wip/violet:
==> flow/design.v <==
module values (
    input logic       clk,
    input logic       rst_n,       
    input logic       newframe,   
    input logic [5:0] pixel,       
    input logic [63:0] seed,       
    output logic [7:0] read_data,
    output logic [63:0] debug_grid  
);
    logic [63:0] current_state;
    logic [63:0] next_state;
    logic [31:0] frame_counter;    
    logic update_frame;            
    always_ff @(posedge clk) begin
        if (!rst_n) begin
            current_state <= seed;   
        end else if (newframe) begin
            current_state <= next_state;
        end
    end
    assign debug_grid = current_state;
always_comb begin 
    integer x_offset, y_offset;
    logic [5:0] neighbor_count[64];
    next_state = 64'b0;
    if (newframe) begin
        int neighbor_counter;
        logic [2:0] row;
        logic [2:0] col;
        logic is_alive;
        logic becomes_alive;
        for (int i = 0; i < 64; i++) begin
            neighbor_counter = 0;
            row = i / 8;  
            col = i % 8;   
            for (x_offset = -1; x_offset <= 1; x_offset = x_offset + 1) begin
                for (y_offset = -1; y_offset <= 1; y_offset = y_offset + 1) begin
                    if (!(x_offset == 0 && y_offset == 0)) begin
                        logic [5:0] neighbor_index;
                        logic [2:0] new_row, new_col;
                        if ((row + x_offset >= 0) && (row + x_offset < 8) &&
                            (col + y_offset >= 0) && (col + y_offset < 8)) begin
                            new_row = row + x_offset;
                            new_col = col + y_offset;
                            neighbor_index = new_row * 8 + new_col;
                            if (current_state[neighbor_index]) begin
                                neighbor_counter = neighbor_counter + 1;
                            end
                        end
                        else begin
                            neighbor_index =0;
                            new_row = 0;
                            new_col = 0;
                        end
                    end
                end
            end
            is_alive = current_state[i];
            becomes_alive = (is_alive && (neighbor_counter == 2 || neighbor_counter == 3)) ||
                (!is_alive && (neighbor_counter == 3));
            next_state[i] = becomes_alive;
        end
    end
    else begin
        next_state = current_state;  
        x_offset = 0;
        y_offset = 0;
    end
end
always_comb begin
    if (current_state[pixel]) begin
        read_data = 8'hFF;  
    end else begin
        read_data = 8'h00;  
    end
end
endmodule
module ws2812b(
    input logic clk, 
    input logic rst_n,
    input logic serial_in, 
    input logic transmit, 
    output logic ws2812b_out, 
    output logic shift
);
    localparam IDLE = 1'b0;  
    localparam TRANSMITTING = 1'b1;
    localparam T0_CYCLE_COUNT = 4'd5;
    localparam T1_CYCLE_COUNT = 4'd10;
    localparam MAX_CYCLE_COUNT = 4'd15;
    logic state;
    logic [3:0] cycle_count;
    logic bit_being_sent;
    always_ff @(posedge clk) begin
        if (!rst_n) begin
            state <= IDLE;
            cycle_count <= 4'd0;
            bit_being_sent <= 1'b0;
        end else
        unique case (state)
            IDLE:
                if (transmit == 1'b1) begin
                    state <= TRANSMITTING;  
                    cycle_count <= 4'd0;  
                    bit_being_sent <= serial_in;
                end
            TRANSMITTING:  
                if (transmit == 1'b0) begin
                    state <= IDLE;  
                end
                else if (cycle_count == MAX_CYCLE_COUNT - 1) begin  
                    cycle_count <= 4'd0;
                    bit_being_sent <= serial_in;
                end
                else begin
                    cycle_count <= cycle_count + 1;
                end
        endcase
    end
    always_comb begin
        if (state == TRANSMITTING)
            if (bit_being_sent == 1'b0)  
                ws2812b_out = (cycle_count < T0_CYCLE_COUNT);  
            else
                ws2812b_out = (cycle_count < T1_CYCLE_COUNT);  
        else
            ws2812b_out = 1'b0;  
    end
    assign shift = (state == TRANSMITTING) && (cycle_count == 4'd0);  
endmodule
module controller (
    input logic clk, 
    input logic rst_n,
    output logic load_sreg, 
    output logic transmit_pixel, 
    output logic [5:0] pixel, 
    output logic newframe
);
    localparam TRANSMIT_FRAME       = 1'b0;
    localparam IDLE                 = 1'b1;
    localparam [2:0] READ_CH_VALS   = 3'b001;
    localparam [2:0] LOAD_SREG      = 3'b010;
    localparam [2:0] TRANSMIT_PIXEL = 3'b100;
    localparam [8:0] TRANSMIT_CYCLES    = 9'd360;        
    localparam [19:0] IDLE_CYCLES       = 20'd3600;      
    logic state;
    logic next_state;
    logic [2:0] transmit_phase;
    logic [2:0] next_transmit_phase;
    logic [5:0] pixel_counter;
    logic [5:0] frame_counter;  
    logic [8:0] transmit_counter;
    logic [19:0] idle_counter;
    logic transmit_pixel_done;
    logic idle_done;
    assign transmit_pixel_done = (transmit_counter == TRANSMIT_CYCLES - 1);
    assign idle_done = (idle_counter == IDLE_CYCLES - 1);
    always_ff @(posedge clk) begin
        if (!rst_n) begin
            state <= TRANSMIT_FRAME;
            transmit_phase <= READ_CH_VALS;
        end else begin
            state <= next_state;
            transmit_phase <= next_transmit_phase;
        end
    end
    always_comb begin
        next_state = 1'bx;
        unique case (state)
            TRANSMIT_FRAME:
                if ((pixel_counter == 6'd0) && (transmit_pixel_done))
                    next_state = IDLE;
                else
                    next_state = TRANSMIT_FRAME;
            IDLE:
                if (idle_done)
                    next_state = TRANSMIT_FRAME;
                else
                    next_state = IDLE;
        endcase
    end
    always_comb begin
        next_transmit_phase = READ_CH_VALS;
        if (state == TRANSMIT_FRAME) begin
            case (transmit_phase)
                READ_CH_VALS:
                    next_transmit_phase = LOAD_SREG;
                LOAD_SREG:
                    next_transmit_phase = TRANSMIT_PIXEL;
                TRANSMIT_PIXEL:
                    next_transmit_phase = transmit_pixel_done ? READ_CH_VALS : TRANSMIT_PIXEL;
            endcase
        end
    end
    always_ff @(posedge clk) begin
        if (!rst_n) begin
            pixel_counter <= 6'd63;
        end else if ((state == TRANSMIT_FRAME) && transmit_pixel_done) begin
            pixel_counter <= pixel_counter - 1;
        end
    end
    always_ff @(posedge clk) begin
        if (!rst_n) begin
            newframe <= 1'b0;
            frame_counter <= 6'd0;
        end else if (idle_done) begin
            if (frame_counter == 6'd1) begin
                newframe <= 1'b1;
                frame_counter <= 6'd0;
            end else begin
                newframe <= 1'b0;
                frame_counter <= frame_counter + 6'd1;
            end
        end else begin
            newframe <= 1'b0;
        end
    end
    always_ff @(posedge clk) begin
        if (!rst_n) begin
            transmit_counter <= 9'd0;
        end else if (transmit_phase == TRANSMIT_PIXEL) begin
            transmit_counter <= transmit_counter + 1;
        end
        else begin
            transmit_counter <= 9'd0;
        end
    end
    always_ff @(posedge clk) begin
        if (!rst_n) begin
            idle_counter <= 20'd0;
        end else if (state == IDLE) begin
            idle_counter <= idle_counter + 1;
        end
        else begin
            idle_counter <= 20'd0;
        end
    end
    assign pixel = pixel_counter;
    assign load_sreg = (transmit_phase == LOAD_SREG);
    assign transmit_pixel = (transmit_phase == TRANSMIT_PIXEL);
endmodule
module top(
    input logic     clk, 
    input logic     SW, 
    input logic     BOOT, 
    input logic [63:0] seed,
    output logic    _48b, 
    output logic    _45a
);
    logic [7:0] read_data;
    logic [5:0] pixel;
    logic newframe; 
    logic [23:0] shift_reg;  
    logic load_sreg;
    logic transmit_pixel;
    logic shift; 
    logic ws2812b_out;
    logic [63:0] pixel_control;
    logic [63:0] next_pixel_control;  
    logic [5:0] pixel_index;  
    logic [1:0] flipper;  
    values u1 (
        .clk         (clk), 
        .rst_n       (SW),  
        .newframe    (newframe), 
        .pixel        (pixel),
        .seed        (seed),
        .read_data     (read_data),
        .debug_grid  ()
    );
    ws2812b u4 (  
        .clk            (clk), 
        .rst_n          (SW),
        .serial_in      (shift_reg[23]),  
        .transmit       (transmit_pixel),  
        .ws2812b_out    (ws2812b_out), 
        .shift          (shift)
    );
    controller u5 (
        .clk            (clk), 
        .rst_n          (SW),
        .load_sreg      (load_sreg), 
        .transmit_pixel (transmit_pixel), 
        .pixel          (pixel),  
        .newframe          (newframe)  
    );
    always_ff @(posedge clk) begin
        if (!SW) begin
            flipper = 2'b00;
            shift_reg <= 24'd0;
        end else begin
        if(newframe) begin
            flipper = flipper + 1;
            if (flipper == 2'b11) begin
                flipper = 2'b00;
            end
        end
        if (load_sreg) begin  
            unique case (flipper)
                2'b00:
                    shift_reg <= { read_data, 16'd0 };
                2'b01:
                    shift_reg <= { 8'd0, read_data, 8'd0 };
                2'b10:
                    shift_reg <= { 16'd0, read_data };
                2'b11:  
                    shift_reg <= { 16'd0, read_data };
            endcase
        end
        else if (shift) begin
            shift_reg <= { shift_reg[22:0], 1'b0 }; 
        end
        end
    end
    assign _48b = ws2812b_out;  
    assign _45a = ~ws2812b_out;  
endmodule
Settings: LEC_CHECK=0, CAP_MARGIN=25, CELL_PAD_IN_SITES_DETAIL_PLACEMENT=1, CORE_ASPECT_RATIO=1.15, CORE_MARGIN=2, CORE_UTILIZATION=40, CTS_CLUSTER_SIZE=47, GPL_ROUTABILITY_DRIVEN=1, GPL_TIMING_DRIVEN=0, PLACE_DENSITY_LB_ADDON=0.16, SLEW_MARGIN=15; clock period 8.88 ns.
run.sh (not shown) runs the stock make flow with config.mk's settings and CLKGATE_MAP_FILE=.
wip/violet did not stop at any stage, and its layout met the timing, DRC and antenna checks.
Relative to wip/violet, the following input files were edited for wip/amber:
- a change of CELL_PAD_IN_SITES_DETAIL_PLACEMENT from 1 to 0
- a change of CORE_MARGIN from 2 to 3
- an added CELL_PAD_IN_SITES_GLOBAL_PLACEMENT of 1
- a change of PLACE_DENSITY_LB_ADDON from 0.16 to 0.01
- an added SETUP_SLACK_MARGIN of 1.95
- a change of SLEW_MARGIN from 15 to 40
- a change of GPL_ROUTABILITY_DRIVEN from 1 to 0
- an added HOLD_SLACK_MARGIN of 0.07
- an added CTS_CLUSTER_DIAMETER of 80
- an added ABC_AREA of 1
wip/amber vs wip/violet — post-synth design cell area rose about 11%.
Going from wip/violet to wip/amber, chip area picked up an extra 12%, yosys synthesis chip area +2900 um2, cell area climbed 11%.
Fraction of the mapped netlist area in adder cells, wip/violet and wip/amber: larger value in wip/violet
Origin of the worst setup path = u1.current_state[10]: wip/violet; origin of the worst setup path = u1.current_state[33]: wip/amber
Met2 track demand over resource: wip/amber > wip/violet
Summary of wip/amber over wip/violet: non-clock buffer count up 10; number of nets produced by synthesis up 52%; time the final worst path needs with I/O delays and setup down 520 ps.
